$ cat flow/design.v
`timescale 1ns / 1ps
module pipelined(
    input  wire              clk,
    input  wire              rst,
    input  wire              in_valid,
    output wire              in_ready,
    input  wire signed [15:0] a,
    input  wire signed [15:0] b,
    input  wire signed [15:0] c,
    input  wire signed [15:0] d,
    input  wire signed [15:0] e,
    output reg               out_valid,
    input  wire              out_ready,
    output reg signed [31:0]  y
);
    wire s3_ready_in;
    wire s2_ready_in;
    wire s1_ready_in;
    assign s3_ready_in = (~out_valid) || (out_valid && out_ready);
    assign s2_ready_in = (~s2_valid)  || (s2_valid  && s3_ready_in);
    assign s1_ready_in = (~s1_valid)  || (s1_valid  && s2_ready_in);
    assign in_ready = s1_ready_in;
    wire in_send = in_valid && in_ready;
    reg signed [31:0] s1_p1;
    reg signed [31:0] s1_p2;
    reg signed [15:0] s1_e;
    reg               s1_valid;
    always @(posedge clk) begin
        if (rst) begin
            s1_valid <= 1'b0;
            s1_p1    <= 32'sd0;
            s1_p2    <= 32'sd0;
            s1_e     <= 16'sd0;
        end else if (s1_ready_in) begin
            s1_valid <= in_send;
            if (in_send) begin
                s1_p1 <= $signed(a) * $signed(b);
                s1_p2 <= $signed(c) * $signed(d);
                s1_e  <= e;
            end
        end
    end
    reg signed [31:0] s2_s;
    reg signed [15:0] s2_e;
    reg               s2_valid;
    always @(posedge clk) begin
        if (rst) begin
            s2_valid <= 1'b0;
            s2_s     <= 32'sd0;
            s2_e     <= 16'sd0;
        end else if (s2_ready_in) begin
            s2_valid <= s1_valid;
            if (s1_valid) begin
                s2_s <= s1_p1 + s1_p2;
                s2_e <= s1_e;
            end
        end
    end
    always @(posedge clk) begin
        if (rst) begin
            out_valid <= 1'b0;
            y         <= 32'sd0;
        end else if (s3_ready_in) begin
            out_valid <= s2_valid;
            if (s2_valid) begin
                y <= s2_s + $signed(s2_e);
            end
        end
    end
endmodule
$ cat flow/run.sh
#!/bin/bash
# the make line also repeats each setting of config.mk as NAME=value (left out here)
make -C /OpenROAD-flow-scripts/flow DESIGN_CONFIG=/design/flow/config.mk WORK_HOME=/design/flow/orfs CLKGATE_MAP_FILE= finish
$ cat flow/config.mk
export PLATFORM = sky130hd
export DESIGN_NAME = pipelined
export DESIGN_NICKNAME = pipelined
export VERILOG_FILES = /design/flow/design.v
export SDC_FILE = /design/flow/constraint.sdc
export NUM_CORES = 4
export LEC_CHECK = 0
export ABC_AREA = 1
export CAP_MARGIN = 0
export CELL_PAD_IN_SITES_GLOBAL_PLACEMENT = 0
export CORE_MARGIN = 2
export CORE_UTILIZATION = 72
export CTS_CLUSTER_DIAMETER = 191
export CTS_CLUSTER_SIZE = 72
export MAX_ROUTING_LAYER = met4
export PLACE_DENSITY_LB_ADDON = 0.25
export SETUP_SLACK_MARGIN = 0.91
export SLEW_MARGIN = 20
export TNS_END_PERCENT = 55
$ cat flow/constraint.sdc
create_clock -name core_clock -period 5.24 [get_ports {clk}]
set_input_delay 1.0480 -clock core_clock [delete_from_list [all_inputs] [get_ports {clk}]]
set_output_delay 1.0480 -clock core_clock [all_outputs]
set_load 0.01 [all_outputs]
==> flow_metrics.env, run 1 <==
# flow metrics
export IMPL_status="aborted with a tool error"
export IMPL_failing_step="5_1_grt"
export IMPL_stop_error="[ERROR GRT-0116] Global routing finished with congestion. Check the congestion regions in the DRC Viewer."
export IMPL_edf_count=0
export IMPL_topCombFamilyByArea="adder cells"
export IMPL_top_cell="inv_1"
export IMPL_ys_ff=163
export IMPL_cts_hold_buf=0
export IMPL_largest_area_cell="fa_1"
export IMPL_cts_buffers=17
export IMPL_yosys_warnings=1
export IMPL_place_gp_congestion=1.048
export IMPL_netlist_instances=4637
export IMPL_place_area_sq_mm=0.03685
export IMPL_fp_dieH_um=214.7
export IMPL_h_tree_depth=4
export IMPL_synthTopCellsByArea="fa_1 (33%), inv_1 (14%), nand2_1 (14%)"
export IMPL_initCoreUtil=0.7261
export IMPL_grt_usage=0.8182
export IMPL_ys_area_sq_mm=0.03197
export IMPL_syn_area_sq_mm=0.03197
export IMPL_gr_total_overflow=1561
export IMPL_place_hpwl_mm=82.18
export IMPL_clk_path_buf_depth=2
export IMPL_ys_cells=4637
export IMPL_rows=77
export IMPL_numClockSinks=163
export IMPL_place_worst_setup_slack_ns=-1.615
export IMPL_avgSynthCellArea_sq_um=6.895
export IMPL_ys_sh_xor=0.01562
export IMPL_root_buffer="clkbuf_16"
export IMPL_ios=118
export IMPL_synth_cell_types=37
export IMPL_synth_main_ff_cell="dfxtp_1"
export IMPL_ys_sh_simple=0.2469
export IMPL_common_cells="inv_1 (1221), nand2_1 (1212), fa_1 (526)"
export IMPL_dieArea_sq_mm=0.04610
export IMPL_syn_num_nets=5473
export IMPL_placedCellCount=5500
export IMPL_top_area_frac=0.3294
export IMPL_adder_share=0.4178
export IMPL_die_x_um=214.7
export IMPL_compound_area_frac=0.05236
export IMPL_core_region_area_sq_mm=0.04403
export IMPL_port_buffers=117
export IMPL_async_flop_share=0
export IMPL_seq_area_frac_synth=0.1021
export IMPL_mux_share=0
==> layer usage <==
metal | GRT overflow | global-route usage
met5 | - | -
met4 | 419 | 0.9465
met3 | 7 | 0.4953
met2 | 1125 | 1.069
met1 | 10 | 0.7611
==> through the flow <==
step                      hold slack (ns)
after floorplan                    0.4478
after global placement             0.4545
after detailed placement           0.4704
after CTS                          0.4874
==> timing repair <==
item | in CTS
buffers inserted | 181
endpoints found under the setup margin | 54
pin swaps | 353
gates cloned | 18
resized | 993
==> inputs of run 2 (changes only) <==
Settings changed: CAP_MARGIN 0 to 20, CELL_PAD_IN_SITES_DETAIL_PLACEMENT set to 1, CELL_PAD_IN_SITES_GLOBAL_PLACEMENT 0 to 3, CORE_UTILIZATION 72 to 60, CTS_CLUSTER_DIAMETER 191 to 103, CTS_CLUSTER_SIZE 72 to 33, GPL_ROUTABILITY_DRIVEN set to 0, HOLD_SLACK_MARGIN set to -0.05, MIN_ROUTING_LAYER set to met2, PLACE_DENSITY_LB_ADDON 0.25 to unset, SETUP_SLACK_MARGIN 0.91 to unset, SLEW_MARGIN 20 to 0.
Clock period 5.24 ns to 4.46 ns, I/O delays scaled along.
==> run 2 against run 1 <==
  * The run fails in 3_1_place_gp_skip_io
  * Die size grew 20%
  * Synthesized cell count unchanged
  * Area after synthesis unchanged
==> flow_metrics.env, run 2 <==
# flow metrics
export IMPL_status="aborted with a tool error"
export IMPL_failing_step="3_1_place_gp_skip_io"
export IMPL_stop_error="[ERROR GPL-0301] Utilization 142.405 % exceeds 100%."
export IMPL_ys_sh_xor=0.01562
export IMPL_seq_area_frac_synth=0.1021
export IMPL_common_cells="inv_1 (1221), nand2_1 (1212), fa_1 (526)"
export IMPL_ys_area_sq_mm=0.03197
export IMPL_compound_area_frac=0.05236
export IMPL_synth_main_ff_cell="dfxtp_1"
export IMPL_syn_area_sq_mm=0.03197
export IMPL_avgSynthCellArea_sq_um=6.895
export IMPL_top_cell="inv_1"
export IMPL_netlist_instances=4637
export IMPL_edf_count=0
export IMPL_syn_num_nets=5473
export IMPL_synth_cell_types=37
export IMPL_core_region_area_sq_mm=0.05266
export IMPL_yosys_warnings=1
export IMPL_initCoreUtil=0.6072
export IMPL_topCombFamilyByArea="adder cells"
export IMPL_adder_share=0.4178
export IMPL_ys_ff=163
export IMPL_async_flop_share=0
export IMPL_top_area_frac=0.3294
export IMPL_dieArea_sq_mm=0.05515
export IMPL_mux_share=0
export IMPL_fp_dieH_um=234.8
export IMPL_largest_area_cell="fa_1"
export IMPL_synthTopCellsByArea="fa_1 (33%), inv_1 (14%), nand2_1 (14%)"
export IMPL_ys_sh_simple=0.2469
export IMPL_die_x_um=234.8
export IMPL_rows=84
export IMPL_ys_cells=4637
==> inputs of run 3 (changes only) <==
Settings changed: ABC_AREA 1 to unset, CELL_PAD_IN_SITES_DETAIL_PLACEMENT 1 to unset, CELL_PAD_IN_SITES_GLOBAL_PLACEMENT 3 to unset, CORE_ASPECT_RATIO set to 0.5, CORE_UTILIZATION 60 to 72, CTS_CLUSTER_DIAMETER 103 to 294, CTS_CLUSTER_SIZE 33 to 95, GPL_ROUTABILITY_DRIVEN 0 to unset, HOLD_SLACK_MARGIN -0.05 to unset, MAX_ROUTING_LAYER met4 to unset, MIN_ROUTING_LAYER met2 to unset, SETUP_SLACK_MARGIN set to 2.43, SLEW_MARGIN 0 to 20, TNS_END_PERCENT 55 to unset.
Clock period 4.46 ns to 9.96 ns, I/O delays scaled along.
==> run 3 against run 2 <==
  * Now clean on timing, DRC and antenna
  * Die size is 26% lower
  * Synthesized cell count fell by 30%
  * Area after synthesis shrank 12%
==> flow_metrics.env, run 3 <==
# flow metrics
export IMPL_route_met2_wl_mm=31.36
export IMPL_wl_per_cell_um=18.04
export IMPL_setup_tns_ns=0
export IMPL_setup_violations=0
export IMPL_compound_area_frac=0.1021
export IMPL_min_period_ns=7.427
export IMPL_drtPass1Iterations=6
export IMPL_syn2layout_area_growth_pct=9.785
export IMPL_hold_end="y[15]$_SDFFE_PP0P_"
export IMPL_crit_buf_inv=5
export IMPL_first_iter_violations=1720
export IMPL_ys_cells=3245
export IMPL_top_layer="met4"
export IMPL_required_ns=10.33
export IMPL_syn_area_sq_mm=0.02817
export IMPL_die_x_um=283.7
export IMPL_avgSynthCellArea_sq_um=8.681
export IMPL_topCombFamilyByArea="adder cells"
export IMPL_synth_main_ff_cell="dfxtp_1"
export IMPL_r2r_start="s1_p2[0]$_SDFFE_PP0P_"
export IMPL_gr_total_overflow=0
export IMPL_place_area_sq_mm=0.02971
export IMPL_dieArea_sq_mm=0.04082
export IMPL_drc_errors=0
export IMPL_cp_depth=22
export IMPL_hp_class="flop to flop"
export IMPL_r2r_end="s2_s[18]$_SDFFE_PP0P_"
export IMPL_rrSetupSlack_ns=6.44
export IMPL_status="complete, no violations"
export IMPL_finalCritPeriodShare=0.7457
export IMPL_met1_length_mm=30.08
export IMPL_r2r_cells=12
export IMPL_ys_sh_simple=0.1819
export IMPL_root_buffer="clkbuf_16"
export IMPL_numClockSinks=163
export IMPL_syn_num_nets=4081
export IMPL_top_cell="inv_1"
export IMPL_grt_pass1_vias=22610
export IMPL_ys_ff=163
export IMPL_max_stage_delay_ns=0.53
export IMPL_finalWirelength_mm=69.45
export IMPL_seq_area_frac_synth=0.1158
export IMPL_finish_instance_area_sq_mm=0.03093
export IMPL_diodes=0
export IMPL_crit_type="input port to flop"
export IMPL_slew_headroom=0.2541
export IMPL_grt_max_degree=78
export IMPL_ys_sh_xor=0.02767
export IMPL_antenna_found_initial=0
export IMPL_initCoreUtil=0.7273
export IMPL_place_gp_congestion=0.9492
export IMPL_largest_area_cell="fa_1"
export IMPL_yosys_warnings=1
export IMPL_ys_area_sq_mm=0.02817
export IMPL_finClkSkew_ns=0.009649
export IMPL_rows=51
export IMPL_viasPerCell=5.783
export IMPL_top_area_frac=0.3738
export IMPL_adder_share=0.4742
export IMPL_async_flop_share=0
export IMPL_hold_start="y[15]$_SDFFE_PP0P_"
export IMPL_critPathLaunchType="input port"
export IMPL_common_cells="inv_1 (596), fa_1 (526), nand2_1 (476)"
export IMPL_crit_slowest_cell="fa_1"
export IMPL_endpoint_kind="flop"
export IMPL_layout_nets=4144
export IMPL_via_count=22270
export IMPL_core_region_area_sq_mm=0.03873
export IMPL_hold_viol_final=0
export IMPL_max_freq_mhz=134.6
export IMPL_mux_share=0.002487
export IMPL_path_common_cell="fa_1"
export IMPL_fp_dieH_um=143.9
export IMPL_endpoint="s1_p1[29]$_SDFFE_PP0P_"
export IMPL_synth_cell_types=66
export IMPL_edf_count=0
export IMPL_openroad_warnings=31
export IMPL_rsz0062_at_grt="yes"
export IMPL_cap_violations=0
export IMPL_postRouteAntennaNets=0
export IMPL_cts_buffers=17
export IMPL_path_max_fanout=5
export IMPL_cp_cell_sequence="buf_12, and2_4, fa_1, inv_1, fa_1, fa_1, inv_2, fa_1, fa_1, inv_2, fa_1, inv_2, ha_4, and3_4, and3_4, o31ai_4, a21oi_4, nor3_4, o31ai_2, o31a_1, or4b_4, a31oi_1"
export IMPL_path_delay_family="adder cells"
export IMPL_stdcell_count=3850
export IMPL_ios=118
export IMPL_clk_path_buf_depth=2
export IMPL_startpoint="a[9]"
export IMPL_arrival_ns=7.80
export IMPL_worstMarginPinSlew_ns=1.114
export IMPL_holdPathStages=2
export IMPL_port_buffers=117
export IMPL_tritoncts="yes"
export IMPL_place_hpwl_mm=55.09
export IMPL_grt_pass1_wl_mm=114.8
export IMPL_drv_slew=0
export IMPL_netlist_instances=3245
export IMPL_placedCellCount=3781
export IMPL_wl_met3_mm=6.862
export IMPL_h_tree_depth=4
export IMPL_clk_pin_slew_ns=0.07
export IMPL_grt_usage=0.3553
export IMPL_clk_latency_ns=0.44
export IMPL_synthTopCellsByArea="fa_1 (37%), dfxtp_1 (12%), ha_1 (10%)"
run 3: per-layer routing:
metal / track usage / vias up
met1: 0.5059 / 11000
met5: 0 / -
met3: 0.07778 / 107
met4: 0.07491 / 0
li1: - / 10290
met2: 0.5656 / 872
run 3: stage by stage:
step | util | hold WS [ns] | worst slack (ns)
finish | 0.7984 | 0.4493 | 2.533
global route | 0.7984 | 0.4682 | 2.329
CTS | 0.7861 | 0.4536 | 2.428
detailed placement | 0.7669 | 0.4426 | 1.072
global placement | 0.7669 | 0.4382 | 1.206
floorplan | - | 0.4291 | 2.370
run 3: final cells by class:
cell class | count | area [sq um]
clock buffers | 20 | 436.7
clock inverters | 11 | 131.4
fillers | 2717 | 7807
inverters | 597 | 2253
multi-input cells | 2363 | 22620
flip-flops and latches | 163 | 3263
well taps | 530 | 663.1
repair buffers | 166 | 1554
run 3: timing repair:
action                                  in CTS  in global routing
buffers inserted                            21                 16
resized                                    315                190
hold buffers                                 0                  0
endpoints found under the hold margin        0                  0
pin swaps                                   42                 48
cloned                                       0                  1
endpoints found under the setup margin      32                 19
==> inputs of run 4 (changes only) <==
Settings changed: CORE_ASPECT_RATIO 0.5 to unset, CORE_UTILIZATION 72 to 61, CTS_CLUSTER_DIAMETER 294 to unset, CTS_CLUSTER_SIZE 95 to unset, SETUP_SLACK_MARGIN 2.43 to 0.9.
Clock period 9.96 ns to 5.24 ns, I/O delays scaled along.
==> run 4 against run 3 <==
  * Now fails the layout checks on setup timing
  * Register-to-register slack worse by 4.8 ns
  * Hold slack better by 0.0041 ns
  * Highest routed layer unchanged
==> flow_metrics.env, run 4 <==
# flow metrics
export IMPL_setup_violations=46
export IMPL_tritoncts="yes"
export IMPL_cp_depth=26
export IMPL_rrSetupSlack_ns=1.62
export IMPL_dieArea_sq_mm=0.04792
export IMPL_top_area_frac=0.3738
export IMPL_die_x_um=218.9
export IMPL_drtPass1Iterations=6
export IMPL_place_area_sq_mm=0.03284
export IMPL_adder_share=0.4742
export IMPL_ios=118
export IMPL_path_delay_family="adder cells"
export IMPL_h_tree_depth=4
export IMPL_top_cell="inv_1"
export IMPL_initCoreUtil=0.6194
export IMPL_async_flop_share=0
export IMPL_clk_path_buf_depth=2
export IMPL_place_worst_setup_slack_ns=-2.197
export IMPL_first_iter_violations=1727
export IMPL_grt_usage=0.3375
export IMPL_holdPathStages=2
export IMPL_core_region_area_sq_mm=0.04548
export IMPL_hold_end="y[25]$_SDFFE_PP0P_"
export IMPL_max_freq_mhz=155.9
export IMPL_crit_buf_inv=9
export IMPL_min_period_ns=6.416
export IMPL_startpoint="b[5]"
export IMPL_endpoint_kind="flop"
export IMPL_setup_tns_ns=-35.17
export IMPL_clk_pin_slew_ns=0.06
export IMPL_slew_headroom=0.3767
export IMPL_via_count=24040
export IMPL_r2r_end="s2_s[18]$_SDFFE_PP0P_"
export IMPL_postRouteAntennaNets=0
export IMPL_ys_sh_simple=0.1819
export IMPL_cts_buffers=17
export IMPL_compound_area_frac=0.1021
export IMPL_edf_count=0
export IMPL_ys_sh_xor=0.02767
export IMPL_required_ns=5.60
export IMPL_crit_slowest_cell="fa_2"
export IMPL_mux_share=0.002487
export IMPL_diodes=0
export IMPL_endpoint="s1_p1[25]$_SDFFE_PP0P_"
export IMPL_avgSynthCellArea_sq_um=8.681
export IMPL_drv_slew=0
export IMPL_finClkSkew_ns=0.01152
export IMPL_antenna_found_initial=0
export IMPL_r2r_start="s1_p2[0]$_SDFFE_PP0P_"
export IMPL_grt_pass1_vias=25900
export IMPL_fp_dieH_um=218.9
export IMPL_r2r_cells=12
export IMPL_crit_type="input port to flop"
export IMPL_seq_area_frac_synth=0.1158
export IMPL_path_max_fanout=7
export IMPL_hold_start="y[25]$_SDFFE_PP0P_"
export IMPL_max_stage_delay_ns=0.54
export IMPL_worstMarginPinSlew_ns=0.9316
export IMPL_port_buffers=117
export IMPL_netlist_instances=3245
export IMPL_common_cells="inv_1 (596), fa_1 (526), nand2_1 (476)"
export IMPL_numClockSinks=163
export IMPL_hold_viol_final=0
export IMPL_cts_hold_buf=0
export IMPL_syn2layout_area_growth_pct=27.56
export IMPL_yosys_warnings=1
export IMPL_gr_total_overflow=0
export IMPL_hp_class="flop to flop"
export IMPL_finalWirelength_mm=77.59
export IMPL_cap_violations=0
export IMPL_so_violations="setup timing"
export IMPL_clk_latency_ns=0.44
export IMPL_syn_area_sq_mm=0.02817
export IMPL_finalCritPeriodShare=1.224
export IMPL_critPathLaunchType="input port"
export IMPL_synth_cell_types=66
export IMPL_grt_pass1_wl_mm=128.7
export IMPL_rows=78
export IMPL_largest_area_cell="fa_1"
export IMPL_topCombFamilyByArea="adder cells"
export IMPL_layout_nets=4571
export IMPL_ys_ff=163
export IMPL_syn_num_nets=4081
export IMPL_place_gp_congestion=0.9226
export IMPL_arrival_ns=6.78
export IMPL_grt_max_degree=69
export IMPL_synth_main_ff_cell="dfxtp_1"
export IMPL_place_hpwl_mm=60.80
export IMPL_viasPerCell=5.528
export IMPL_wl_per_cell_um=17.84
export IMPL_fin_ws_ns=-1.176
export IMPL_path_common_cell="fa_1"
export IMPL_synthTopCellsByArea="fa_1 (37%), dfxtp_1 (12%), ha_1 (10%)"
export IMPL_status="failed layout checks"
export IMPL_ys_area_sq_mm=0.02817
export IMPL_root_buffer="clkbuf_16"
export IMPL_hold_ws_ns=0.4534
export IMPL_rsz0062_at_grt="yes"
export IMPL_drc_errors=0
export IMPL_openroad_warnings=31
export IMPL_ys_cells=3245
export IMPL_finish_instance_area_sq_mm=0.03593
==> run 4: per-stage QoR <==
| stage | instances | util |
|---|---|---|
| floorplan | 3245 | - |
| global placement | 4197 | 0.7221 |
| detailed placement | 4197 | 0.7221 |
| CTS | 4329 | 0.7803 |
| global route | 4348 | 0.7901 |
| finish | 4348 | 0.7901 |
==> run 4: layer usage <==
metal,GRT usage,wire length (um),vias to the layer above
li1,-,-,11140
met1,0.4408,33100,11970
met2,0.5738,37610,742
met3,0.05475,4441,182
met4,0.1131,2432,0
met5,0,0,-
==> run 4: layout make-up <==
class / instances / area (sq um)
clock inverter: 12 / 156.4
timing repair buffer: 593 / 5218
inverter: 597 / 2248
multi-input combinational: 2363 / 23850
sequential: 163 / 3263
tap: 600 / 750.7
fill: 3083 / 9545
clock buffer: 20 / 446.7
==> run 4: timing repair <==
item | CTS | global route
setup buffers | 94 | 19
hold endpoints to repair | 0 | 0
pin swaps | 306 | 146
gates resized | 616 | 85
endpoints found under the setup margin | 54 | 53
gates cloned | 6 | 0
==> inputs of run 5 (changes only) <==
Settings changed: CAP_MARGIN 20 to 10, CELL_PAD_IN_SITES_GLOBAL_PLACEMENT set to 0, CORE_UTILIZATION 61 to 40, HOLD_SLACK_MARGIN set to -0.05, SETUP_SLACK_MARGIN 0.9 to -0.3, TNS_END_PERCENT set to 40.
Clock period 5.24 ns to 8.0 ns, I/O delays scaled along.
==> run 5 against run 4 <==
  * Area after synthesis unchanged
  * Synthesized cell count unchanged
  * First-iteration DRC count decreased by 50%
  * Critical path type unchanged
  * Global-route usage decreased by 15 points
  * Core utilization decreased by 33 points
  * Clock skew decreased by 0.00061 ns
  * Routed wire length decreased by 14%
  * Hold slack got worse by 0.0034 ns
  * Count of clock-buffer cells in the layout decreased by 2
  * Worst setup slack improved by 1.4 ns
  * The run now finishes clean
==> flow_metrics.env, run 5 <==
# flow metrics
export IMPL_startpoint="a[9]"
export IMPL_drtPass1Iterations=5
export IMPL_mux_share=0.002487
export IMPL_cp_depth=24
export IMPL_syn_num_nets=4081
export IMPL_first_iter_violations=859
export IMPL_hold_viol_final=0
export IMPL_synth_main_ff_cell="dfxtp_1"
export IMPL_root_buffer="clkbuf_16"
export IMPL_fp_dieH_um=269.4
export IMPL_cts_buffers=17
export IMPL_gr_total_overflow=0
export IMPL_finalWirelength_mm=66.36
export IMPL_slew_headroom=0.3504
export IMPL_place_hpwl_mm=56.06
export IMPL_grt_max_degree=94
export IMPL_drc_errors=0
export IMPL_compound_area_frac=0.1021
export IMPL_arrival_ns=8.06
export IMPL_crit_buf_inv=7
export IMPL_rows=97
export IMPL_max_stage_delay_ns=0.60
export IMPL_grt_pass1_wl_mm=114.1
export IMPL_max_freq_mhz=129.2
export IMPL_initCoreUtil=0.4030
export IMPL_crit_slowest_cell="clkdlybuf4s50_1"
export IMPL_viasPerCell=4.971
export IMPL_synthTopCellsByArea="fa_1 (37%), dfxtp_1 (12%), ha_1 (10%)"
export IMPL_hold_ws_ns=0.4501
export IMPL_critPathLaunchType="input port"
export IMPL_port_buffers=117
export IMPL_finish_instance_area_sq_mm=0.03197
export IMPL_ys_sh_simple=0.1819
export IMPL_setup_violations=0
export IMPL_r2r_end="s2_s[18]$_SDFFE_PP0P_"
export IMPL_hp_class="flop to flop"
export IMPL_top_area_frac=0.3738
export IMPL_drv_slew=0
export IMPL_synth_cell_types=66
export IMPL_endpoint_kind="flop"
export IMPL_syn2layout_area_growth_pct=13.50
export IMPL_ys_cells=3245
export IMPL_wl_per_cell_um=15.18
export IMPL_status="complete, no violations"
export IMPL_worstMarginPinSlew_ns=0.9744
export IMPL_async_flop_share=0
export IMPL_setup_tns_ns=0
export IMPL_min_period_ns=7.739
export IMPL_openroad_warnings=26
export IMPL_avgSynthCellArea_sq_um=8.681
export IMPL_clk_pin_slew_ns=0.07
export IMPL_tritoncts="yes"
export IMPL_cts_resized=0
export IMPL_antenna_found_initial=0
export IMPL_ys_area_sq_mm=0.02817
export IMPL_common_cells="inv_1 (596), fa_1 (526), nand2_1 (476)"
export IMPL_path_max_fanout=7
export IMPL_holdPathStages=2
export IMPL_layout_nets=4255
export IMPL_finalCritPeriodShare=0.9674
export IMPL_finClkSkew_ns=0.01091
export IMPL_place_area_sq_mm=0.03130
export IMPL_dieArea_sq_mm=0.07256
export IMPL_diodes=0
export IMPL_syn_area_sq_mm=0.02817
export IMPL_hold_start="y[3]$_SDFFE_PP0P_"
export IMPL_postRouteAntennaNets=0
export IMPL_required_ns=8.32
export IMPL_cp_cell_sequence="clkdlybuf4s50_1, buf_4, and2_1, fa_1, inv_1, fa_1, fa_1, inv_1, fa_1, fa_1, inv_1, fa_1, inv_1, ha_1, o21ai_0, nand2b_1, or4b_1, a21oi_2, nor3_2, o31ai_1, o31a_1, buf_4, mux2i_1, o21ai_0"
export IMPL_h_tree_depth=4
export IMPL_cap_violations=0
export IMPL_hold_end="y[3]$_SDFFE_PP0P_"
export IMPL_grt_pass1_vias=22760
export IMPL_ys_ff=163
export IMPL_path_common_cell="fa_1"
export IMPL_top_cell="inv_1"
export IMPL_ios=118
export IMPL_topCombFamilyByArea="adder cells"
export IMPL_core_region_area_sq_mm=0.06991
export IMPL_r2r_cells=12
export IMPL_path_delay_family="adder cells"
export IMPL_via_count=21730
export IMPL_cts_hold_buf=0
export IMPL_die_x_um=269.4
export IMPL_place_gp_congestion=0.8485
export IMPL_yosys_warnings=1
export IMPL_grt_usage=0.1906
export IMPL_fin_util=0.4573
export IMPL_crit_type="input port to flop"
export IMPL_cts_setup_buffers=0
export IMPL_ys_sh_xor=0.02767
export IMPL_rrSetupSlack_ns=4.27
export IMPL_adder_share=0.4742
export IMPL_clk_latency_ns=0.44
export IMPL_nFillCells=7026
export IMPL_clk_path_buf_depth=2
export IMPL_numClockSinks=163
export IMPL_r2r_start="s1_p1[0]$_SDFFE_PP0P_"
export IMPL_fin_ws_ns=0.2612
export IMPL_netlist_instances=3245
export IMPL_largest_area_cell="fa_1"
export IMPL_place_worst_setup_slack_ns=-0.1326
export IMPL_placedCellCount=4339
export IMPL_endpoint="s1_p1[31]$_SDFFE_PP0P_"
export IMPL_stdcell_count=4371
export IMPL_edf_count=0
export IMPL_seq_area_frac_synth=0.1158
==> run 5: cell type report <==
class	count	area (sq um)	share of cell area
clock buffer	18	429.2	0.01342
clock inverter	13	220.2	0.006888
inverter	597	2241	0.07009
multi-input combinational	2363	22230	0.6952
sequential	163	3263	0.1021
tap	940	1176	0.03679
timing repair buffer	277	2415	0.07553
==> run 5: routing by layer <==
metal | global-route usage | routed length [um]
met5 | 0 | 0
met4 | 0.03582 | 1066
met3 | 0.01247 | 1602
met2 | 0.3372 | 33410
met1 | 0.2589 | 30290
==> inputs of run 6 (changes only) <==
Settings changed: CAP_MARGIN 10 to 25, CELL_PAD_IN_SITES_DETAIL_PLACEMENT set to 2, CELL_PAD_IN_SITES_GLOBAL_PLACEMENT 0 to unset, CORE_MARGIN 2 to 8, CORE_UTILIZATION 40 to 67, CTS_CLUSTER_DIAMETER set to 308, CTS_CLUSTER_SIZE set to 32, GPL_ROUTABILITY_DRIVEN set to 1, HOLD_SLACK_MARGIN -0.05 to 0.24, SETUP_SLACK_MARGIN -0.3 to 1.22, SLEW_MARGIN 20 to 35, TNS_END_PERCENT 40 to 60.
==> run 6 against run 5 <==
  * The flow now stops in 3_5_place_dp
  * Synthesized cell count stayed put
  * Die size is 33% lower
  * Area after synthesis stayed put
==> flow_metrics.env, run 6 <==
# flow metrics
export IMPL_mux_share=0.002487
export IMPL_ys_sh_simple=0.1819
export IMPL_die_x_um=221.0
export IMPL_yosys_warnings=1
export IMPL_status="aborted with a tool error"
export IMPL_common_cells="inv_1 (596), fa_1 (526), nand2_1 (476)"
export IMPL_syn_num_nets=4081
export IMPL_synth_cell_types=66
export IMPL_place_gp_congestion=0.9253
export IMPL_initCoreUtil=0.6746
export IMPL_core_region_area_sq_mm=0.04176
export IMPL_ys_cells=3245
export IMPL_port_buffers=117
export IMPL_seq_area_frac_synth=0.1158
export IMPL_netlist_instances=3245
export IMPL_async_flop_share=0
export IMPL_synth_main_ff_cell="dfxtp_1"
export IMPL_edf_count=0
export IMPL_compound_area_frac=0.1021
export IMPL_fp_dieH_um=221.0
export IMPL_top_area_frac=0.3738
export IMPL_failing_step="3_5_place_dp"
export IMPL_ys_sh_xor=0.02767
export IMPL_largest_area_cell="fa_1"
export IMPL_adder_share=0.4742
export IMPL_ios=118
export IMPL_topCombFamilyByArea="adder cells"
export IMPL_ys_ff=163
export IMPL_synthTopCellsByArea="fa_1 (37%), dfxtp_1 (12%), ha_1 (10%)"
export IMPL_avgSynthCellArea_sq_um=8.681
export IMPL_rows=75
export IMPL_dieArea_sq_mm=0.04886
export IMPL_ys_area_sq_mm=0.02817
export IMPL_top_cell="inv_1"
export IMPL_syn_area_sq_mm=0.02817
export IMPL_stop_error="[ERROR DPL-0033] detailed placement checks failed during check placement."
-- run 6: per-stage QoR --
step              cells  hold WS, ns  area, sq um  worst slack [ns]
floorplan          3245       0.4291        28580            0.9114
global placement   3887       0.4394        30610           0.02268
==> inputs of run 7 (changes only) <==
Settings changed: CAP_MARGIN 25 to 20, CELL_PAD_IN_SITES_DETAIL_PLACEMENT 2 to unset, CORE_MARGIN 8 to 2, CORE_UTILIZATION 67 to 72, CTS_CLUSTER_DIAMETER 308 to unset, CTS_CLUSTER_SIZE 32 to unset, GPL_ROUTABILITY_DRIVEN 1 to unset, HOLD_SLACK_MARGIN 0.24 to unset, PLACE_DENSITY_LB_ADDON set to 0.28, SETUP_SLACK_MARGIN 1.22 to 0.9, SLEW_MARGIN 35 to 20, TNS_END_PERCENT 60 to unset.
Clock period 8.0 ns to 6.9 ns, I/O delays scaled along.
==> run 7 against run 6 <==
  * The run fails in 5_1_grt
  * Area after synthesis is the same
  * Die size fell by 17%
  * Synthesized cell count stayed put
==> flow_metrics.env, run 7 <==
# flow metrics
export IMPL_stop_error="[ERROR GRT-0232] Routing congestion too high. Check the congestion heatmap in the GUI."
export IMPL_numClockSinks=163
export IMPL_placedCellCount=4069
export IMPL_failing_step="5_1_grt"
export IMPL_clk_path_buf_depth=2
export IMPL_grt_usage=0.6913
export IMPL_fp_dieH_um=201.8
export IMPL_ys_sh_xor=0.02767
export IMPL_synth_main_ff_cell="dfxtp_1"
export IMPL_synthTopCellsByArea="fa_1 (37%), dfxtp_1 (12%), ha_1 (10%)"
export IMPL_avgSynthCellArea_sq_um=8.681
export IMPL_place_gp_congestion=0.9638
export IMPL_largest_area_cell="fa_1"
export IMPL_common_cells="inv_1 (596), fa_1 (526), nand2_1 (476)"
export IMPL_place_hpwl_mm=64.52
export IMPL_cts_buffers=17
export IMPL_rows=72
export IMPL_synth_cell_types=66
export IMPL_ys_cells=3245
export IMPL_ios=118
export IMPL_cts_hold_buf=0
export IMPL_core_region_area_sq_mm=0.03865
export IMPL_syn_num_nets=4081
export IMPL_die_x_um=201.8
export IMPL_place_area_sq_mm=0.03233
export IMPL_seq_area_frac_synth=0.1158
export IMPL_adder_share=0.4742
export IMPL_mux_share=0.002487
export IMPL_initCoreUtil=0.7289
export IMPL_top_area_frac=0.3738
export IMPL_port_buffers=117
export IMPL_edf_count=0
export IMPL_h_tree_depth=4
export IMPL_root_buffer="clkbuf_16"
export IMPL_ys_sh_simple=0.1819
export IMPL_async_flop_share=0
export IMPL_ys_area_sq_mm=0.02817
export IMPL_status="aborted with a tool error"
export IMPL_top_cell="inv_1"
export IMPL_topCombFamilyByArea="adder cells"
export IMPL_compound_area_frac=0.1021
export IMPL_dieArea_sq_mm=0.04072
export IMPL_syn_area_sq_mm=0.02817
export IMPL_gr_total_overflow=5
export IMPL_yosys_warnings=1
export IMPL_netlist_instances=3245
export IMPL_ys_ff=163
## run 7: routing by layer
metal	overflow	track usage
met5	0	0.1845
met4	1	0.6809
met3	0	0.4852
met2	3	0.9057
met1	1	0.6909
## run 7: repair_timing
action                                  in CTS
buffers inserted                            76
resized                                    537
endpoints found under the setup margin      46
pin swaps                                  202
cloned                                      12
## run 7: metrics by stage
step / worst slack, ns / utilization / TNS [ns] / hold WS, ns
global placement: -0.7482 / 0.8365 / -13.05 / 0.4375
detailed placement: -0.8701 / 0.8365 / -18.01 / 0.4448
CTS: 0.1318 / 0.8913 / 0 / 0.4544
floorplan: 0.03141 / - / 0 / 0.4291
==> inputs of run 8 (changes only) <==
Settings changed: CTS_CLUSTER_SIZE set to 25, PLACE_DENSITY set to 0.65, PLACE_DENSITY_LB_ADDON 0.28 to unset, SETUP_SLACK_MARGIN 0.9 to -0.52.
Clock period 6.9 ns to 5.47 ns, I/O delays scaled along.
==> run 8 against run 7 <==
  * Now fails the layout checks on setup timing
  * Area after synthesis unchanged
  * Synthesized cell count is the same
  * Die size unchanged
==> flow_metrics.env, run 8 <==
# flow metrics
export IMPL_clk_pin_slew_ns=0.08
export IMPL_layout_nets=4468
export IMPL_yosys_warnings=1
export IMPL_cp_cell_sequence="clkdlybuf4s15_1, inv_2, buf_4, nor2_1, fa_1, fa_1, inv_1, fa_2, fa_1, fa_1, fa_1, inv_1, ha_1, a21oi_2, o21bai_1, a21oi_2, buf_4, nor2_1, a21oi_2, o311ai_4, o311ai_1, o211ai_1"
export IMPL_place_hpwl_mm=63.68
export IMPL_common_cells="inv_1 (596), fa_1 (526), nand2_1 (476)"
export IMPL_grt_max_degree=108
export IMPL_worstMarginPinSlew_ns=1.148
export IMPL_largest_area_cell="fa_1"
export IMPL_numClockSinks=163
export IMPL_hold_viol_final=0
export IMPL_antenna_found_initial=0
export IMPL_edf_count=0
export IMPL_compound_area_frac=0.1021
export IMPL_crit_slowest_cell="fa_1"
export IMPL_required_ns=5.76
export IMPL_grt_pass1_vias=27790
export IMPL_first_iter_violations=2979
export IMPL_cap_violations=0
export IMPL_r2r_start="s1_p1[0]$_SDFFE_PP0P_"
export IMPL_crit_buf_inv=6
export IMPL_fp_dieH_um=201.8
export IMPL_startpoint="b[15]"
export IMPL_dieArea_sq_mm=0.04072
export IMPL_clk_latency_ns=0.44
export IMPL_so_violations="setup timing"
export IMPL_crit_type="input port to flop"
export IMPL_avgSynthCellArea_sq_um=8.681
export IMPL_syn_num_nets=4081
export IMPL_postRouteAntennaNets=0
export IMPL_place_worst_setup_slack_ns=-2.177
export IMPL_grt_pass1_wl_mm=137.9
export IMPL_fin_util=0.8917
export IMPL_rows=72
export IMPL_finClkSkew_ns=0.01631
export IMPL_via_count=26450
export IMPL_top_area_frac=0.3738
export IMPL_status="failed layout checks"
export IMPL_netlist_instances=3245
export IMPL_holdPathStages=2
export IMPL_path_delay_family="adder cells"
export IMPL_viasPerCell=6.354
export IMPL_finish_instance_area_sq_mm=0.03446
export IMPL_max_stage_delay_ns=0.59
export IMPL_drv_slew=0
export IMPL_synth_main_ff_cell="dfxtp_1"
export IMPL_seq_area_frac_synth=0.1158
export IMPL_h_tree_depth=4
export IMPL_rsz0062_at_grt="yes"
export IMPL_cts_buffers=17
export IMPL_ys_ff=163
export IMPL_place_area_sq_mm=0.03253
export IMPL_tritoncts="yes"
export IMPL_cp_depth=22
export IMPL_ys_sh_simple=0.1819
export IMPL_synthTopCellsByArea="fa_1 (37%), dfxtp_1 (12%), ha_1 (10%)"
export IMPL_path_max_fanout=8
export IMPL_adder_share=0.4742
export IMPL_clk_path_buf_depth=2
export IMPL_drc_errors=0
export IMPL_syn_area_sq_mm=0.02817
export IMPL_r2r_end="s2_s[18]$_SDFFE_PP0P_"
export IMPL_syn2layout_area_growth_pct=22.34
export IMPL_path_common_cell="fa_1"
export IMPL_openroad_warnings=33
export IMPL_port_buffers=117
export IMPL_finalCritPeriodShare=1.229
export IMPL_fin_ws_ns=-1.252
export IMPL_setup_violations=42
export IMPL_r2r_cells=12
export IMPL_topCombFamilyByArea="adder cells"
export IMPL_setup_tns_ns=-31.01
export IMPL_endpoint_kind="flop"
export IMPL_max_freq_mhz=148.8
export IMPL_wl_per_cell_um=22.18
export IMPL_root_buffer="clkbuf_16"
export IMPL_hold_start="s1_e[7]$_SDFFE_PP0P_"
export IMPL_diodes=0
export IMPL_grt_usage=0.4245
export IMPL_mux_share=0.002487
export IMPL_endpoint="s1_p1[30]$_SDFFE_PP0P_"
export IMPL_ios=118
export IMPL_gr_total_overflow=0
export IMPL_hp_class="flop to flop"
export IMPL_initCoreUtil=0.7289
export IMPL_top_cell="inv_1"
export IMPL_slew_headroom=0.2349
export IMPL_core_region_area_sq_mm=0.03865
export IMPL_synth_cell_types=66
export IMPL_ys_area_sq_mm=0.02817
export IMPL_nFillCells=1700
export IMPL_ys_cells=3245
export IMPL_finalWirelength_mm=92.32
export IMPL_drtPass1Iterations=11
export IMPL_critPathLaunchType="input port"
export IMPL_rrSetupSlack_ns=1.47
export IMPL_async_flop_share=0
export IMPL_ys_sh_xor=0.02767
export IMPL_arrival_ns=7.01
export IMPL_place_gp_congestion=0.9734
export IMPL_hold_end="s2_e[7]$_SDFFE_PP0P_"
export IMPL_die_x_um=201.8
export IMPL_min_period_ns=6.722
run 8: metal layers:
layer	share of wire	up-vias	global-route usage
met5	0	-	0
met4	0.080	0	0.2264
met3	0.097	747	0.07159
met2	0.49	2015	0.7340
met1	0.34	12760	0.5098
li1	-	10930	-
run 8: area by class of cell:
class | instances | area [sq um] | area share
well taps | 518 | 648.1 | 0.01881
inverters | 597 | 2241 | 0.06502
clock inverters | 15 | 198.9 | 0.005773
flip-flops and latches | 163 | 3263 | 0.09468
clock buffers | 17 | 425.4 | 0.01234
repair buffers | 490 | 4160 | 0.1207
multi-input cells | 2363 | 23530 | 0.6827
run 8: stage by stage:
stage	hold WS (ns)	std cells
after floorplan	0.4291	3245
after global placement	0.4378	4117
after detailed placement	0.4469	4117
after CTS	0.4560	4150
after global routing	0.4727	4163
final	0.4542	4163
run 8: timing repair:
action	4_1_cts	5_1_grt
gates resized	537	185
setup buffers	57	39
cloned	1	1
endpoints found under the setup margin	43	39
hold buffers	0	0
pin swaps	192	160
==> inputs of run 9 (changes only) <==
Settings changed: ABC_AREA set to 1, CORE_ASPECT_RATIO set to 0.5, CORE_UTILIZATION 72 to 69, CTS_CLUSTER_DIAMETER set to 372, CTS_CLUSTER_SIZE 25 to 96, PLACE_DENSITY 0.65 to 0.38, SETUP_SLACK_MARGIN -0.52 to -0.32, TNS_END_PERCENT set to 10.
Clock period 5.47 ns to 4.64 ns, I/O delays scaled along.
==> run 9 against run 8 <==
  * The run now fails in 5_1_grt
  * Synthesized cell count is 43% higher
  * Area after synthesis rose by 13%
  * Die size up 18%
==> flow_metrics.env, run 9 <==
# flow metrics
export IMPL_status="aborted with a tool error"
export IMPL_failing_step="5_1_grt"
export IMPL_stop_error="[ERROR GRT-0232] Routing congestion too high. Check the congestion heatmap in the GUI."
export IMPL_syn_num_nets=5473
export IMPL_syn_area_sq_mm=0.03197
export IMPL_ys_sh_simple=0.2469
export IMPL_edf_count=0
export IMPL_place_gp_congestion=1.017
export IMPL_clk_path_buf_depth=2
export IMPL_ys_sh_xor=0.01562
export IMPL_gr_total_overflow=652
export IMPL_largest_area_cell="fa_1"
export IMPL_dieArea_sq_mm=0.04818
export IMPL_avgSynthCellArea_sq_um=6.895
export IMPL_place_area_sq_mm=0.03680
export IMPL_rows=55
export IMPL_synthTopCellsByArea="fa_1 (33%), inv_1 (14%), nand2_1 (14%)"
export IMPL_root_buffer="clkbuf_16"
export IMPL_cts_hold_buf=0
export IMPL_ys_cells=4637
export IMPL_port_buffers=117
export IMPL_cts_buffers=17
export IMPL_common_cells="inv_1 (1221), nand2_1 (1212), fa_1 (526)"
export IMPL_grt_usage=0.8232
export IMPL_synth_main_ff_cell="dfxtp_1"
export IMPL_ios=118
export IMPL_core_region_area_sq_mm=0.04549
export IMPL_seq_area_frac_synth=0.1021
export IMPL_fp_dieH_um=156.2
export IMPL_adder_share=0.4178
export IMPL_placedCellCount=5559
export IMPL_numClockSinks=163
export IMPL_topCombFamilyByArea="adder cells"
export IMPL_compound_area_frac=0.05236
export IMPL_place_hpwl_mm=82.81
export IMPL_netlist_instances=4637
export IMPL_async_flop_share=0
export IMPL_mux_share=0
export IMPL_top_area_frac=0.3294
export IMPL_ys_ff=163
export IMPL_ys_area_sq_mm=0.03197
export IMPL_die_x_um=308.4
export IMPL_synth_cell_types=37
export IMPL_h_tree_depth=4
export IMPL_initCoreUtil=0.7028
export IMPL_top_cell="inv_1"
export IMPL_yosys_warnings=1
==> run 9: repair_timing <==
| item | CTS |
|---|---|
| resized | 523 |
| hold endpoints to repair | 0 |
| setup endpoints to repair | 50 |
| pin swaps | 191 |
| setup buffers | 75 |
| gates cloned | 15 |
==> run 9: metrics by stage <==
stage | worst slack [ns] | TNS [ns] | hold slack (ns)
2_1_floorplan | -1.015 | -40.61 | 0.4476
4_1_cts | -1.077 | -43.52 | 0.4649
3_3_place_gp | -1.937 | -83.55 | 0.4578
3_5_place_dp | -2.167 | -89.69 | 0.4638
==> run 9: layer usage <==
layer,track usage,overflow
met5,0.5935,3
met4,0.7782,195
met3,0.7241,87
met2,0.9465,304
met1,0.8236,63
==> inputs of run 10 (changes only) <==
Settings changed: ABC_AREA 1 to unset, CAP_MARGIN 20 to 5, CORE_ASPECT_RATIO 0.5 to unset, CORE_UTILIZATION 69 to 40, CTS_CLUSTER_DIAMETER 372 to unset, CTS_CLUSTER_SIZE 96 to unset, GPL_ROUTABILITY_DRIVEN set to 0, PLACE_DENSITY 0.38 to unset, SETUP_SLACK_MARGIN -0.32 to -0.2, SLEW_MARGIN 20 to 25, TNS_END_PERCENT 10 to 60.
Clock period 4.64 ns to 8.0 ns, I/O delays scaled along.
==> run 10 against run 9 <==
  * The run now finishes clean
  * Area after synthesis decreased by 12%
  * Die size rose by 51%
  * Synthesized cell count is 30% lower
==> flow_metrics.env, run 10 <==
# flow metrics
export IMPL_topCombFamilyByArea="adder cells"
export IMPL_worstMarginPinSlew_ns=0.9782
export IMPL_largest_area_cell="fa_1"
export IMPL_startpoint="a[9]"
export IMPL_max_stage_delay_ns=0.59
export IMPL_min_period_ns=7.733
export IMPL_holdPathStages=2
export IMPL_syn_area_sq_mm=0.02817
export IMPL_finalCritPeriodShare=0.9666
export IMPL_drc_errors=0
export IMPL_drv_slew=0
export IMPL_top_area_frac=0.3738
export IMPL_setup_violations=0
export IMPL_r2r_end="s2_s[18]$_SDFFE_PP0P_"
export IMPL_yosys_warnings=1
export IMPL_setup_tns_ns=0
export IMPL_cts_buffers=17
export IMPL_finish_instance_area_sq_mm=0.03197
export IMPL_grt_pass1_wl_mm=114.1
export IMPL_required_ns=8.32
export IMPL_gr_total_overflow=0
export IMPL_die_x_um=269.4
export IMPL_drtPass1Iterations=5
export IMPL_cap_violations=0
export IMPL_mux_share=0.002487
export IMPL_fin_util=0.4573
export IMPL_top_cell="inv_1"
export IMPL_synth_cell_types=66
export IMPL_adder_share=0.4742
export IMPL_dieArea_sq_mm=0.07256
export IMPL_status="complete, no violations"
export IMPL_numClockSinks=163
export IMPL_wl_per_cell_um=15.17
export IMPL_hold_ws_ns=0.4505
export IMPL_synthTopCellsByArea="fa_1 (37%), dfxtp_1 (12%), ha_1 (10%)"
export IMPL_nFillCells=7026
export IMPL_syn_num_nets=4081
export IMPL_clk_path_buf_depth=2
export IMPL_rows=97
export IMPL_ios=118
export IMPL_rrSetupSlack_ns=4.27
export IMPL_cp_depth=24
export IMPL_hold_start="y[3]$_SDFFE_PP0P_"
export IMPL_postRouteAntennaNets=0
export IMPL_port_buffers=117
export IMPL_critPathLaunchType="input port"
export IMPL_clk_latency_ns=0.44
export IMPL_finalWirelength_mm=66.32
export IMPL_seq_area_frac_synth=0.1158
export IMPL_compound_area_frac=0.1021
export IMPL_place_hpwl_mm=56.06
export IMPL_max_freq_mhz=129.3
export IMPL_via_count=21760
export IMPL_r2r_start="s1_p1[0]$_SDFFE_PP0P_"
export IMPL_crit_slowest_cell="clkdlybuf4s50_1"
export IMPL_ys_ff=163
export IMPL_hold_viol_final=0
export IMPL_cts_hold_buf=0
export IMPL_common_cells="inv_1 (596), fa_1 (526), nand2_1 (476)"
export IMPL_edf_count=0
export IMPL_diodes=0
export IMPL_slew_headroom=0.3479
export IMPL_avgSynthCellArea_sq_um=8.681
export IMPL_path_delay_family="adder cells"
export IMPL_grt_pass1_vias=22760
export IMPL_cts_resized=0
export IMPL_layout_nets=4255
export IMPL_endpoint_kind="flop"
export IMPL_viasPerCell=4.977
export IMPL_crit_type="input port to flop"
export IMPL_endpoint="s1_p1[31]$_SDFFE_PP0P_"
export IMPL_root_buffer="clkbuf_16"
export IMPL_hold_end="y[3]$_SDFFE_PP0P_"
export IMPL_cp_cell_sequence="clkdlybuf4s50_1, buf_4, and2_1, fa_1, inv_1, fa_1, fa_1, inv_1, fa_1, fa_1, inv_1, fa_1, inv_1, ha_1, o21ai_0, nand2b_1, or4b_1, a21oi_2, nor3_2, o31ai_1, o31a_1, buf_4, mux2i_1, o21ai_0"
export IMPL_core_region_area_sq_mm=0.06991
export IMPL_crit_buf_inv=7
export IMPL_grt_max_degree=94
export IMPL_async_flop_share=0
export IMPL_first_iter_violations=862
export IMPL_antenna_found_initial=0
export IMPL_syn2layout_area_growth_pct=13.50
export IMPL_finClkSkew_ns=0.01147
export IMPL_path_common_cell="fa_1"
export IMPL_tritoncts="yes"
export IMPL_hp_class="flop to flop"
export IMPL_h_tree_depth=4
export IMPL_arrival_ns=8.05
export IMPL_clk_pin_slew_ns=0.06
export IMPL_netlist_instances=3245
export IMPL_synth_main_ff_cell="dfxtp_1"
export IMPL_ys_area_sq_mm=0.02817
export IMPL_ys_sh_simple=0.1819
export IMPL_ys_sh_xor=0.02767
export IMPL_path_max_fanout=7
export IMPL_openroad_warnings=26
export IMPL_fp_dieH_um=269.4
export IMPL_initCoreUtil=0.4030
export IMPL_cts_setup_buffers=0
export IMPL_place_area_sq_mm=0.03130
export IMPL_r2r_cells=12
export IMPL_ys_cells=3245
export IMPL_grt_usage=0.1906
## run 10: routing by layer
layer	track usage	vias up	wire length, um
met4	0.03582	0	1063
met2	0.3372	297	33380
li1	-	10510	-
met1	0.2589	10890	30320
met3	0.01247	57	1552
met5	0	-	0
## run 10: final cells by class
type / count / area, sq um / share of cell area
Clock buffer: 18 / 429.2 / 0.01342
Inverter: 597 / 2241 / 0.07009
Clock inverter: 13 / 220.2 / 0.006888
Multi-Input combinational cell: 2363 / 22230 / 0.6952
Sequential cell: 163 / 3263 / 0.1021
Timing Repair Buffer: 277 / 2415 / 0.07553
Tap cell: 940 / 1176 / 0.03679
## run 10: per-stage QoR
step | cells | setup WS [ns]
4_1_cts | 4370 | 0.3228
5_1_grt | 4371 | -0.08432
3_3_place_gp | 4339 | -0.05208
3_5_place_dp | 4339 | -0.1326
6_report | 4371 | 0.2674
2_1_floorplan | 3245 | 0.5724
==> inputs of run 11 (changes only) <==
Settings changed: ABC_AREA set to 1, CAP_MARGIN 5 to 25, CELL_PAD_IN_SITES_DETAIL_PLACEMENT set to 1, CELL_PAD_IN_SITES_GLOBAL_PLACEMENT set to 0, CTS_CLUSTER_SIZE set to 33, GPL_ROUTABILITY_DRIVEN 0 to unset, HOLD_SLACK_MARGIN set to -0.05, MAX_ROUTING_LAYER set to met4, SETUP_SLACK_MARGIN -0.2 to unset, SLEW_MARGIN 25 to 0, TNS_END_PERCENT 60 to 55.
==> run 11 against run 10 <==
  * Critical path depth shrank 3
  * Sequential cell count unchanged
  * Routed wire length is 42% higher
  * Largest cell class unchanged
  * Critical endpoint is now s1_p1[24]$_SDFFE_PP0P_
  * Count of clock-buffer cells in the layout fell by 1
  * Global-route usage grew 5.3 points
  * Worst setup slack better by 0.37 ns
  * Still clean
  * Register-to-register slack improved by 0.16 ns
  * Hold slack improved by 0.027 ns
  * Cell count up 32%
==> flow_metrics.env, run 11 <==
# flow metrics
export IMPL_r2r_cells=10
export IMPL_common_cells="inv_1 (1221), nand2_1 (1212), fa_1 (526)"
export IMPL_worstMarginPinSlew_ns=0.9158
export IMPL_viasPerCell=4.902
export IMPL_r2r_end="s1_p2[27]$_SDFFE_PP0P_"
export IMPL_avgSynthCellArea_sq_um=6.895
export IMPL_cp_cell_sequence="clkdlybuf4s50_1, nand2_1, inv_1, fa_1, fa_1, inv_1, fa_1, fa_1, fa_1, fa_1, inv_1, ha_1, nand2_1, nor2_1, inv_1, nor2_1, nand4_1, nand4_1, nand3_1, nand2_1, inv_1"
export IMPL_diodes=0
export IMPL_cts_buffers=17
export IMPL_critPathLaunchType="input port"
export IMPL_cts_hold_buf=0
export IMPL_async_flop_share=0
export IMPL_clk_latency_ns=0.47
export IMPL_clk_pin_slew_ns=0.07
export IMPL_h_tree_depth=4
export IMPL_holdPathStages=2
export IMPL_antenna_found_initial=0
export IMPL_ys_area_sq_mm=0.03197
export IMPL_path_common_cell="fa_1"
export IMPL_logic_area_sq_mm=0.02342
export IMPL_largest_area_cell="fa_1"
export IMPL_status="complete, no violations"
export IMPL_seq_area_frac_synth=0.1021
export IMPL_edf_count=0
export IMPL_grt_max_degree=71
export IMPL_endpoint_kind="flop"
export IMPL_max_stage_delay_ns=0.77
export IMPL_initCoreUtil=0.4047
export IMPL_top_cell="inv_1"
export IMPL_top_area_frac=0.3294
export IMPL_cap_violations=0
export IMPL_path_delay_family="adder cells"
export IMPL_finClkSkew_ns=0.01814
export IMPL_first_iter_violations=1232
export IMPL_required_ns=8.36
export IMPL_hp_class="flop to flop"
export IMPL_seq_area_sq_mm=0.003263
export IMPL_crit_type="input port to flop"
export IMPL_max_freq_mhz=135.9
export IMPL_startpoint="a[15]"
export IMPL_port_buffers=117
export IMPL_drc_errors=0
export IMPL_openroad_warnings=26
export IMPL_nFillCells=10250
export IMPL_endpoint="s1_p1[24]$_SDFFE_PP0P_"
export IMPL_syn2layout_area_growth_pct=9.733
export IMPL_numClockSinks=163
export IMPL_drv_slew=0
export IMPL_finish_instance_area_sq_mm=0.03508
export IMPL_rsz0062_at_grt="no"
export IMPL_setup_violations=0
export IMPL_tritoncts="yes"
export IMPL_cp_depth=21
export IMPL_mux_share=0
export IMPL_root_buffer="clkbuf_16"
export IMPL_syn_num_nets=5473
export IMPL_place_hpwl_mm=80.72
export IMPL_compound_area_frac=0.05236
export IMPL_place_gp_congestion=0.9268
export IMPL_synthTopCellsByArea="fa_1 (33%), inv_1 (14%), nand2_1 (14%)"
export IMPL_syn_area_sq_mm=0.03197
export IMPL_ys_ff=163
export IMPL_ys_sh_xor=0.01562
export IMPL_finalCritPeriodShare=0.9201
export IMPL_ys_sh_simple=0.2469
export IMPL_netlist_instances=4637
export IMPL_adder_share=0.4178
export IMPL_synth_main_ff_cell="dfxtp_1"
export IMPL_gr_total_overflow=0
export IMPL_arrival_ns=7.72
export IMPL_fp_dieH_um=286.7
export IMPL_wl_per_cell_um=16.33
export IMPL_dieArea_sq_mm=0.08221
export IMPL_die_x_um=286.7
export IMPL_topCombFamilyByArea="adder cells"
export IMPL_grt_usage=0.2433
export IMPL_grt_pass1_vias=31110
export IMPL_setup_tns_ns=0
export IMPL_crit_buf_inv=6
export IMPL_rows=103
export IMPL_clk_path_buf_depth=2
export IMPL_slew_headroom=0.3873
export IMPL_min_period_ns=7.361
export IMPL_ys_cells=4637
export IMPL_crit_slowest_cell="fa_1"
export IMPL_hold_end="out_valid$_SDFFE_PP0P_"
export IMPL_via_count=28230
export IMPL_layout_nets=5532
export IMPL_synth_cell_types=37
export IMPL_finalWirelength_mm=94.06
export IMPL_core_region_area_sq_mm=0.07900
export IMPL_path_max_fanout=8
export IMPL_yosys_warnings=1
export IMPL_ios=118
export IMPL_rrSetupSlack_ns=4.43
export IMPL_cts_setup_buffers=0
export IMPL_cts_resized=0
export IMPL_grt_pass1_wl_mm=157.0
export IMPL_hold_viol_final=0
export IMPL_postRouteAntennaNets=0
export IMPL_hold_start="s2_valid$_SDFFE_PP0P_"
export IMPL_r2r_start="out_valid$_SDFFE_PP0P_"
export IMPL_place_area_sq_mm=0.03445
export IMPL_drtPass1Iterations=5
[run 11: stage by stage]
step	utilization	setup slack [ns]	hold slack (ns)	cells
finish	0.4441	0.6393	0.4773	5759
global route	0.4441	0.3307	0.5062	5759
floorplan	-	1.220	0.4476	4637
detailed placement	0.4361	0.2062	0.4652	5727
global placement	0.4361	0.2339	0.4621	5727
CTS	0.4441	0.6923	0.4766	5759
[run 11: final cells by class]
type / count / area share
flip-flops and latches: 163 / 0.09301
well taps: 1050 / 0.03745
multi-input cells: 3079 / 0.6677
clock buffers: 17 / 0.01213
repair buffers: 205 / 0.05214
inverters: 1230 / 0.1316
clock inverters: 15 / 0.005956
[run 11: routing by layer]
metal  wire [um]  track usage  share of wire  vias up
li1            -            -              -    13560
met1       40830       0.3002           0.43    14100
met2       48740       0.4325           0.52      426
met3        2398      0.01685          0.025      138
met4        2088      0.05955          0.022        0
met5           0            -              0        -
==> inputs of run 12 (changes only) <==
Settings changed: ABC_AREA 1 to unset, CAP_MARGIN 25 to 20, CELL_PAD_IN_SITES_DETAIL_PLACEMENT 1 to unset, CELL_PAD_IN_SITES_GLOBAL_PLACEMENT 0 to unset, CORE_UTILIZATION 40 to 72, CTS_CLUSTER_DIAMETER set to 331, CTS_CLUSTER_SIZE 33 to 95, HOLD_SLACK_MARGIN -0.05 to unset, MAX_ROUTING_LAYER met4 to unset, PLACE_DENSITY set to 0.36, SLEW_MARGIN 0 to 20, TNS_END_PERCENT 55 to unset.
Clock period 8.0 ns to 7.37 ns, I/O delays scaled along.
==> run 12 against run 11 <==
  * First-iteration DRC count grew 35%
  * Area after synthesis shrank 12%
  * Count of clock-buffer cells in the layout is the same
  * Sequential cell count is the same
  * Routed wire length shrank 21%
  * Non-clock buffer count grew 174
  * Register-to-register slack lost 0.85 ns
  * Sequential share of layout area grew 0.74 points
  * Critical endpoint is now s1_p2[28]$_SDFFE_PP0P_
  * Largest cell class unchanged
==> flow_metrics.env, run 12 <==
# flow metrics
export IMPL_worstMarginPinSlew_ns=0.8472
export IMPL_first_iter_violations=1660
export IMPL_openroad_warnings=28
export IMPL_yosys_warnings=1
export IMPL_max_freq_mhz=138.5
export IMPL_largest_area_cell="fa_1"
export IMPL_hold_end="s2_e[8]$_SDFFE_PP0P_"
export IMPL_ys_area_sq_mm=0.02817
export IMPL_endpoint_kind="flop"
export IMPL_critPathLaunchType="input port"
export IMPL_compound_area_frac=0.1021
export IMPL_topCombFamilyByArea="adder cells"
export IMPL_syn2layout_area_growth_pct=15.31
export IMPL_arrival_ns=7.52
export IMPL_finalWirelength_mm=73.97
export IMPL_port_buffers=117
export IMPL_logic_area_sq_mm=0.02244
export IMPL_rrSetupSlack_ns=3.58
export IMPL_syn_area_sq_mm=0.02817
export IMPL_place_hpwl_mm=60.90
export IMPL_r2r_end="s2_s[18]$_SDFFE_PP0P_"
export IMPL_cts_buffers=17
export IMPL_crit_buf_inv=5
export IMPL_ios=118
export IMPL_mux_share=0.002487
export IMPL_r2r_start="s1_p1[0]$_SDFFE_PP0P_"
export IMPL_ys_sh_simple=0.1819
export IMPL_hold_viol_final=0
export IMPL_viasPerCell=5.853
export IMPL_hold_start="s1_e[8]$_SDFFE_PP0P_"
export IMPL_place_area_sq_mm=0.03151
export IMPL_drtPass1Iterations=7
export IMPL_die_x_um=201.8
export IMPL_grt_usage=0.3785
export IMPL_r2r_cells=12
export IMPL_tritoncts="yes"
export IMPL_adder_share=0.4742
export IMPL_root_buffer="clkbuf_16"
export IMPL_diodes=0
export IMPL_hp_class="flop to flop"
export IMPL_fp_dieH_um=201.8
export IMPL_h_tree_depth=4
export IMPL_via_count=23720
export IMPL_place_gp_congestion=0.9783
export IMPL_grt_pass1_wl_mm=124.5
export IMPL_synth_cell_types=66
export IMPL_postRouteAntennaNets=0
export IMPL_fin_util=0.8405
export IMPL_avgSynthCellArea_sq_um=8.681
export IMPL_wl_per_cell_um=18.26
export IMPL_seq_area_frac_synth=0.1158
export IMPL_drc_errors=0
export IMPL_ys_sh_xor=0.02767
export IMPL_max_stage_delay_ns=0.66
export IMPL_numClockSinks=163
export IMPL_cp_cell_sequence="clkdlybuf4s50_1, nand2_1, fa_1, fa_1, fa_1, inv_1, fa_1, fa_1, inv_1, fa_1, inv_1, ha_1, buf_4, nand2_1, a2bb2oi_1, a21oi_1, a311o_1, a41o_1, o211ai_1, a21oi_1, xnor2_1, a21oi_1"
export IMPL_slew_headroom=0.4352
export IMPL_dieArea_sq_mm=0.04072
export IMPL_top_area_frac=0.3738
export IMPL_async_flop_share=0
export IMPL_top_cell="inv_1"
export IMPL_finClkSkew_ns=0.01478
export IMPL_drv_slew=0
export IMPL_finish_instance_area_sq_mm=0.03248
export IMPL_clk_latency_ns=0.45
export IMPL_gr_total_overflow=0
export IMPL_grt_max_degree=74
export IMPL_cp_depth=22
export IMPL_synthTopCellsByArea="fa_1 (37%), dfxtp_1 (12%), ha_1 (10%)"
export IMPL_initCoreUtil=0.7289
export IMPL_clk_path_buf_depth=2
export IMPL_syn_num_nets=4081
export IMPL_core_region_area_sq_mm=0.03865
export IMPL_common_cells="inv_1 (596), fa_1 (526), nand2_1 (476)"
export IMPL_required_ns=7.67
export IMPL_ys_cells=3245
export IMPL_finalCritPeriodShare=0.9798
export IMPL_grt_pass1_vias=25760
export IMPL_endpoint="s1_p2[28]$_SDFFE_PP0P_"
export IMPL_startpoint="c[12]"
export IMPL_holdPathStages=2
export IMPL_synth_main_ff_cell="dfxtp_1"
export IMPL_antenna_found_initial=0
export IMPL_status="complete, no violations"
export IMPL_netlist_instances=3245
export IMPL_clk_pin_slew_ns=0.08
export IMPL_rows=72
export IMPL_path_common_cell="fa_1"
export IMPL_nFillCells=2232
export IMPL_crit_type="input port to flop"
export IMPL_path_max_fanout=6
export IMPL_crit_slowest_cell="clkdlybuf4s50_1"
export IMPL_layout_nets=4357
export IMPL_seq_area_sq_mm=0.003263
export IMPL_ys_ff=163
export IMPL_path_delay_family="adder cells"
export IMPL_edf_count=0
export IMPL_setup_violations=0
export IMPL_cap_violations=0
export IMPL_hold_ws_ns=0.4537
export IMPL_min_period_ns=7.221
==> run 12: per-stage QoR <==
step	worst slack (ns)	std cells	setup TNS [ns]
after global placement	-0.5538	4012	-6.532
final	0.1491	4052	0
after detailed placement	-0.7043	4012	-10.92
after global routing	-0.06165	4052	-0.2307
after CTS	0.0002096	4044	0
after floorplan	0.06838	3245	0
==> run 12: cell type report <==
cell class                      count  area share
Multi-Input combinational cell   2363      0.6909
Clock buffer                       17     0.01310
Clock inverter                     15    0.006433
Inverter                          597     0.06899
Timing Repair Buffer              379      0.1002
Sequential cell                   163      0.1005
Tap cell                          518     0.01995
==> run 12: layer usage <==
metal	share of wire	up-vias	global-route usage
met3	0.067	239	0.04886
met2	0.50	1023	0.6502
met4	0.041	0	0.1531
li1	-	10710	-
met5	0	-	0
met1	0.39	11750	0.4893
==> run 12: repair_timing <==
item	in CTS	in global routing
pin swaps	0	38
hold buffers	0	0
resized	19	106
gates cloned	0	1
setup endpoints to repair	7	23
buffers inserted	0	7
